== run A ==
==> flow/design.v (excerpt) <==
module PIPELINE(input clk,
                input rst,
                input btn,
                input on,
                output [31:0] imem_addr,
                input  [31:0] imem_data,
                output [31:0] dmem_addr,
                output [31:0] dmem_wdata,
                output        dmem_we,
                output        dmem_re,
                input  [31:0] dmem_rdata,
                output        wb_we,
                output [4:0]  wb_reg,
                output [31:0] wb_data);
	wire [31:0] IF_ID_IR_wire;
	wire [31:0] IF_ID_NPC_wire;
	wire [31:0] IF_ID_rs_wire;
	wire [31:0] IF_ID_rt_wire;
	wire [1:0]  ID_EX_WB_wire;
	wire [2:0]  ID_EX_M_wire;
	wire [3:0]  ID_EX_EX_wire;
	wire [31:0] ID_EX_NPC_wire;
	wire [31:0] ID_EX_rdata1out_wire;
	wire [31:0] ID_EX_rdata2out_wire;
	wire [31:0] ID_EX_IR_wire;
	wire [4:0]  ID_EX_instrout_2016_wire;
	wire [4:0]  ID_EX_instrout_1511_wire;
	wire [4:0]  ID_EX_instrout_2521_wire;
	wire [1:0]  EX_MEM_wb_ctlout_wire;
	wire [2:0]  EX_MEM_m_ctlout_wire;
	wire [31:0] EX_MEM_add_result_wire;
	wire        EX_MEM_zero_wire;
	wire [31:0] EX_MEM_alu_result_wire;
	wire [31:0] EX_MEM_rdata2out_wire;
	wire [4:0]  EX_MEM_five_bit_muxout_wire;
	wire        PCSrc_wire;
	wire [4:0]  mem_Write_reg_wire;
	wire [1:0]  mem_control_wb_wire;
	wire [31:0] Read_data_wire;
	wire [31:0] mem_ALU_result_wire;
	wire [31:0] wb_data_wire;
	wire [1:0]  forward_a_sel_wire;
	wire [1:0]  forward_b_sel_wire;
	wire enable_wire;
	wire stall_wire;
	I_FETCH FETCH(
	   .clk(clk),
	   .rst(rst),
	   .stall(stall_wire),
	   .enable(enable_wire),
	   .PCSrc(PCSrc_wire), 
	   .EX_MEM_NPC(EX_MEM_add_result_wire),
	   .imem_data(imem_data),
	   .imem_addr(imem_addr),
	   .IF_ID_IR(IF_ID_IR_wire),
	   .IF_ID_NPC(IF_ID_NPC_wire),
	   .IF_ID_rs(IF_ID_rs_wire),
	   .IF_ID_rt(IF_ID_rt_wire));
  ...
Size in the first run: roughly 1400 flip-flops, ~71000 sq um of cells after synthesis.
Settings: LEC_CHECK=0, ABC_AREA=0, CAP_MARGIN=20, CELL_PAD_IN_SITES_DETAIL_PLACEMENT=0, CORE_MARGIN=2, CORE_UTILIZATION=61, MAX_ROUTING_LAYER=met4, PLACE_DENSITY_LB_ADDON=0.01, SLEW_MARGIN=25, TNS_END_PERCENT=25; clock period 4.6 ns.
run.sh (not shown) runs the stock make flow with config.mk's settings and CLKGATE_MAP_FILE=.
The flow for run A finished, though final verification flagged setup timing.
The inputs of run B differ from those of run A as listed below.
- changing CORE_UTILIZATION from 61 to 70
- setting CTS_CLUSTER_SIZE to 41 for the first time
- changing TNS_END_PERCENT from 25 to 80
- setting SETUP_SLACK_MARGIN to 1.35 for the first time
- setting CORE_ASPECT_RATIO to 0.52 for the first time
Notes after the runs:
Run B finished all stages; layout check result: FAIL, due to setup timing.
For run B, the timing startpoint of the critical path was MEMORY.mem_wb.mem_Write_reg[3], unlike run A, where it was MEMORY.mem_wb.mem_Write_reg[2].
Going from run A to run B, number of stages on the worst setup path grows by 3.
Diff run B and run A: area occupied by multi-input gates lower in run A
Delta (run B minus run A): core utilization higher; fraction of the cycle the final worst path needs went up 11 points; setup slack down 0.49 ns; clock buffer count in the final layout lost 54.
Edits applied to the flow inputs when going from run B to run C:
- SETUP_SLACK_MARGIN: 1.35 -> -0.14
- CORE_ASPECT_RATIO: 0.52 -> unset
==> comparison <==
- The remaining runs in run B and run C completed every stage, whereas run C halted early.
- The flow ended early for run C: it failed with a tool error in 5_1_grt.
- Number of rows created at floorplan grows by more than a quarter when moving from run B to run C.
- [compare] base=run B new=run C: maximum root-to-sink buffer count stayed essentially flat, total core area fell by 0.35%, number of hold buffers added after CTS stayed essentially flat.
Input changes introduced in run D (baseline for comparison: run C):
- clearing SETUP_SLACK_MARGIN, which used to be -0.14
- clearing TNS_END_PERCENT, which used to be 80
- clearing CELL_PAD_IN_SITES_DETAIL_PLACEMENT, which used to be 0
- clearing MAX_ROUTING_LAYER, which used to be met4
- clearing ABC_AREA, which used to be 0
- clearing CTS_CLUSTER_SIZE, which used to be 41
- swapping 25 for 20 in SLEW_MARGIN
- clearing PLACE_DENSITY_LB_ADDON, which used to be 0.01
- swapping 70 for 40 in CORE_UTILIZATION
- swapping 4.6 for 3.47 in the clock period (ns, I/O delays scaled along)
[summary]
STATUS run=run D STAGES=ALL_DONE FINAL_CHECKS=FAILED CAUSE=setup timing. Post-DP HPWL (run D vs. run C) increases slightly. Die outline width: run D vs run C up 32%. Height of the die ended up 32% higher on run D than on run C. For total setup buffers inserted after CTS, dividing the value from run D by the value from run C gives 2.8. Diff run C -> run D | die area | up by more than half.
> inputs changed (run D -> run E)
- CORE_UTILIZATION changed from 40 to 63
- the clock period (ns, I/O delays scaled along) changed from 3.47 to 4.98
Findings:
The minimum clock period reported for run E is smaller than that of run D by 0.12 ns.
Compared with run D, run E shows post-placement cell count lower by about 13%.
Run E: core utilization is 24 points higher than what run D reported.
Run E ends up with a number of cells on the critical path that is 16 lower than in run D.
Not one of run D and run E finished clean.
Run E: all stages done; final checks FAILED (setup timing).
Nothing crashed in run D and all stages finished; the problem is that the final layout failed, the offending checks being setup timing.
When run E is set beside run D, its clock skew turns out to be 0.0093 ns smaller.
Via count of the first global-routing pass was lower in the run labelled run E.
Relative to run E, the following input files were edited for run F:
- changing CORE_UTILIZATION from 63 to 72
- setting CTS_CLUSTER_SIZE to 40 for the first time
- setting PLACE_DENSITY to 0.66 for the first time
[summary]
For HPWL after detailed placement, dividing the value from run F by the value from run E gives 1.05. Relative to run E, placer's final routability congestion estimate increased by 6.2% in run F. Die boundary width (run E / run F): 1.07. Run F vs. run E: post-placement cell count went down by about 2.5%. Post-place instance area delta (run E -> run F): insignificant. From run E to run F, number of cell instances after yosys synthesis did not move at all. The worst setup timing slack at the placement stage in run F sits 0.13 ns below the value recorded for run E. Die area | run F < run E. Status: run F FAILED at 5_1_grt (tool error).

========
Setup of north:
PIPELINE again, from the RTL that the note above started with.
export LEC_CHECK = 0
export CAP_MARGIN = 20
export CORE_MARGIN = 2
export CORE_UTILIZATION = 72
export CTS_CLUSTER_SIZE = 23
export PLACE_DENSITY_LB_ADDON = 0.0
export SETUP_SLACK_MARGIN = 1.28
export SLEW_MARGIN = 20
create_clock -name core_clock -period 4.74 [get_ports {clk}]
north got as far as 5_1_grt, where a tool error ended the run.
Relative to north, the following input files were edited for east:
diff --git a/flow/config.mk b/flow/config.mk
--- a/flow/config.mk
+++ b/flow/config.mk
@@ -9,6 +9,3 @@
 export CORE_MARGIN = 2
-export CORE_UTILIZATION = 72
-export CTS_CLUSTER_SIZE = 23
-export PLACE_DENSITY_LB_ADDON = 0.0
-export SETUP_SLACK_MARGIN = 1.28
+export CORE_UTILIZATION = 61
 export SLEW_MARGIN = 20
==> flow/constraint.sdc <==
create_clock -name core_clock -period 4.98 [get_ports {clk}]
set_input_delay 0.9960 -clock core_clock [delete_from_list [all_inputs] [get_ports {clk}]]
set_output_delay 0.9960 -clock core_clock [all_outputs]
set_load 0.01 [all_outputs]
==> comparison <==
Complete run, failing final checks: east, reason setup timing. Between east and north, the width of the chip is higher for east. Compare east and north | HPWL reported at the end of detailed placement higher: north. Re total placed instance area: east is 0.40% down on north. Synthesized area came out exactly the same in east and north. The die area in east is 1.18 times that in north.

========
PIPELINE again, from the RTL that the note above started with.
==> flow/config.mk <==
export PLATFORM = sky130hd
export DESIGN_NAME = PIPELINE
export DESIGN_NICKNAME = PIPELINE
export VERILOG_FILES = /design/flow/design.v
export SDC_FILE = /design/flow/constraint.sdc
export NUM_CORES = 4
export LEC_CHECK = 0
export ABC_AREA = 1
export CAP_MARGIN = 20
export CORE_MARGIN = 2
export CORE_UTILIZATION = 57
export CTS_CLUSTER_SIZE = 94
export SLEW_MARGIN = 20
==> flow/constraint.sdc <==
create_clock -name core_clock -period 3.47 [get_ports {clk}]
set_input_delay 0.6940 -clock core_clock [delete_from_list [all_inputs] [get_ports {clk}]]
set_output_delay 0.6940 -clock core_clock [all_outputs]
set_load 0.01 [all_outputs]
The first run finished with setup timing left.
Rerun with:
- ABC_AREA: 1 -> default
- CORE_UTILIZATION: 57 -> 52
- CTS_CLUSTER_SIZE: 94 -> default
- clock period: 3.47 -> 4.15 ns (I/O delays scaled with it)
The changed run finished with setup timing left.
Worst setup slack gets worse by 0.65 ns.
Global-route usage is lower by 11 points.
Clock-buffer cell count is lower by 8.
Die area rose by about 5.5%.
Rerun with:
- ABC_AREA: default -> 1
- CORE_UTILIZATION: 52 -> 72
- clock period: 4.15 -> 1.75 ns (I/O delays scaled with it)
Outcome: The changed run did not get past 5_1_grt with GRT-0116. Area after synthesis is higher by 3.8%. Synthesized cell count came out higher by 53%. Die area fell by 25%.
Rerun with:
- CORE_UTILIZATION: 72 -> 59
- CTS_CLUSTER_SIZE: default -> 94
- clock period: 1.75 -> 3.01 ns (I/O delays scaled with it)
This time the run ran to the end with violations: setup timing; area after synthesis stays the same; synthesized cell count does not change; die area climbs by about 22%.

========
PIPELINE again, from the RTL that the note above started with.
==> flow/config.mk <==
export PLATFORM = sky130hd
export DESIGN_NAME = PIPELINE
export DESIGN_NICKNAME = PIPELINE
export VERILOG_FILES = /design/flow/design.v
export SDC_FILE = /design/flow/constraint.sdc
export NUM_CORES = 4
export LEC_CHECK = 0
export ABC_AREA = 1
export CAP_MARGIN = 20
export CELL_PAD_IN_SITES_DETAIL_PLACEMENT = 0
export CORE_MARGIN = 5
export CORE_UTILIZATION = 57
export GPL_ROUTABILITY_DRIVEN = 0
export MIN_ROUTING_LAYER = met2
export SETUP_SLACK_MARGIN = -0.43
export SLEW_MARGIN = 20
export TNS_END_PERCENT = 75
==> flow/constraint.sdc <==
create_clock -name core_clock -period 5.84 [get_ports {clk}]
set_input_delay 1.1680 -clock core_clock [delete_from_list [all_inputs] [get_ports {clk}]]
set_output_delay 1.1680 -clock core_clock [all_outputs]
set_load 0.01 [all_outputs]
The baseline aborted during global routing (5_1_grt) with GRT-0116.
Next try:
==> flow/config.mk (replaced) <==
export PLATFORM = sky130hd
export DESIGN_NAME = PIPELINE
export DESIGN_NICKNAME = PIPELINE
export VERILOG_FILES = /design/flow/design.v
export SDC_FILE = /design/flow/constraint.sdc
export NUM_CORES = 4
export LEC_CHECK = 0
export CAP_MARGIN = 20
export CORE_MARGIN = 2
export CORE_UTILIZATION = 40
export SLEW_MARGIN = 20
==> flow/constraint.sdc (replaced) <==
create_clock -name core_clock -period 6.25 [get_ports {clk}]
set_input_delay 1.2500 -clock core_clock [delete_from_list [all_inputs] [get_ports {clk}]]
set_output_delay 1.2500 -clock core_clock [all_outputs]
set_load 0.01 [all_outputs]
Result:
- Now the flow ran to the end with no violations
- synthesized cell count fell by 35%
- die area rose by 32%
- synthesized area fell by 3.7%
Next try:
--- a/flow/config.mk
+++ b/flow/config.mk
@@ -9,3 +9,3 @@
 export CORE_MARGIN = 2
-export CORE_UTILIZATION = 40
+export CORE_UTILIZATION = 57
 export SLEW_MARGIN = 20
==> flow/constraint.sdc (replaced) <==
create_clock -name core_clock -period 4.07 [get_ports {clk}]
set_input_delay 0.8140 -clock core_clock [delete_from_list [all_inputs] [get_ports {clk}]]
set_output_delay 0.8140 -clock core_clock [all_outputs]
set_load 0.01 [all_outputs]
=>
- With this change the flow reached the layout checks and failed them: negative setup slack
- wire length climbs by 2.3%
- first-iteration DRC count goes up by 15%
- core utilization went up by 24 points
- design area rose by 6.0%
- flip-flop count does not change
- via count came out higher by 6.4%
Next try:
--- a/flow/config.mk
+++ b/flow/config.mk
@@ -9,3 +9,3 @@
 export CORE_MARGIN = 2
-export CORE_UTILIZATION = 57
+export CORE_UTILIZATION = 59
 export SLEW_MARGIN = 20
==> flow/constraint.sdc (replaced) <==
create_clock -name core_clock -period 3.84 [get_ports {clk}]
set_input_delay 0.7680 -clock core_clock [delete_from_list [all_inputs] [get_ports {clk}]]
set_output_delay 0.7680 -clock core_clock [all_outputs]
set_load 0.01 [all_outputs]
The new run finished with negative setup slack left.
Final cell count drops by 0.35%.
Non-clock buffer count is lower by 7.
Register-to-register slack got worse by 0.05 ns.
Total power grows by 6.9%.
Cell area grows by 0.37%.
Via count is higher by 0.61%.
Setup slack loses 0.055 ns.
Worst hold slack improves by 0.058 ns.
Clock skew climbs by 0.023 ns.
Global-route usage is higher by 1.6 points.
Sequential share of layout area shrinks by 0.16 points.

========
Starting RTL as in the previous note.
export LEC_CHECK = 0
export ABC_AREA = 1
export CAP_MARGIN = 15
export CORE_MARGIN = 2
export CORE_UTILIZATION = 72
export CTS_CLUSTER_DIAMETER = 233
export CTS_CLUSTER_SIZE = 96
export PLACE_DENSITY = 0.39
export SLEW_MARGIN = 20
create_clock -name core_clock -period 2.07 [get_ports {clk}]
The first run failed in global routing.
Next try:
==> flow/config.mk (replaced) <==
export PLATFORM = sky130hd
export DESIGN_NAME = PIPELINE
export DESIGN_NICKNAME = PIPELINE
export VERILOG_FILES = /design/flow/design.v
export SDC_FILE = /design/flow/constraint.sdc
export NUM_CORES = 4
export LEC_CHECK = 0
export CAP_MARGIN = 20
export CORE_MARGIN = 2
export CORE_UTILIZATION = 41
export SLEW_MARGIN = 20
==> flow/constraint.sdc (replaced) <==
create_clock -name core_clock -period 6.25 [get_ports {clk}]
set_input_delay 1.2500 -clock core_clock [delete_from_list [all_inputs] [get_ports {clk}]]
set_output_delay 1.2500 -clock core_clock [all_outputs]
set_load 0.01 [all_outputs]
The new run finished with timing, DRC and antenna clean.
Die size is higher by 68%.
Area after synthesis is lower by 3.7%.
Synthesized cell count is lower by 35%.
Next try:
--- a/flow/config.mk
+++ b/flow/config.mk
@@ -9,3 +9,4 @@
 export CORE_MARGIN = 2
-export CORE_UTILIZATION = 41
+export CORE_UTILIZATION = 68
+export CTS_CLUSTER_SIZE = 31
 export SLEW_MARGIN = 20
==> flow/constraint.sdc (replaced) <==
create_clock -name core_clock -period 4.68 [get_ports {clk}]
set_input_delay 0.9360 -clock core_clock [delete_from_list [all_inputs] [get_ports {clk}]]
set_output_delay 0.9360 -clock core_clock [all_outputs]
set_load 0.01 [all_outputs]
Effect: This time the run completed and failed the layout checks on negative setup slack. Cell area grows by 2.8%. Via count goes up by 14%. Count of clock-buffer cells in the layout goes down by 25. Combinational power rises by 65%. Worst setup slack degrades by 1.2 ns. Power went up by 36%.
Next try:
--- a/flow/config.mk
+++ b/flow/config.mk
@@ -9,4 +9,4 @@
 export CORE_MARGIN = 2
-export CORE_UTILIZATION = 68
-export CTS_CLUSTER_SIZE = 31
+export CORE_UTILIZATION = 72
+export CTS_CLUSTER_DIAMETER = 376
 export SLEW_MARGIN = 20
==> flow/constraint.sdc (replaced) <==
create_clock -name core_clock -period 2.0 [get_ports {clk}]
set_input_delay 0.4000 -clock core_clock [delete_from_list [all_inputs] [get_ports {clk}]]
set_output_delay 0.4000 -clock core_clock [all_outputs]
set_load 0.01 [all_outputs]
Now the flow never finished: it broke off in global routing.
Synthesized area is unchanged.
Die size drops by a few percent.
Synthesized cell count is unchanged.
Next try:
--- a/flow/config.mk
+++ b/flow/config.mk
@@ -11,2 +11,4 @@
 export CTS_CLUSTER_DIAMETER = 376
+export PLACE_DENSITY_LB_ADDON = 0.06
+export SETUP_SLACK_MARGIN = -0.18
 export SLEW_MARGIN = 20
==> flow/constraint.sdc (replaced) <==
create_clock -name core_clock -period 1.9 [get_ports {clk}]
set_input_delay 0.3800 -clock core_clock [delete_from_list [all_inputs] [get_ports {clk}]]
set_output_delay 0.3800 -clock core_clock [all_outputs]
set_load 0.01 [all_outputs]
The changed run died in clock tree synthesis.
Area after synthesis does not change.
Synthesized cell count is unchanged.
Die size does not change.
No activity file was given, so power comes from the tool's default toggle rates.
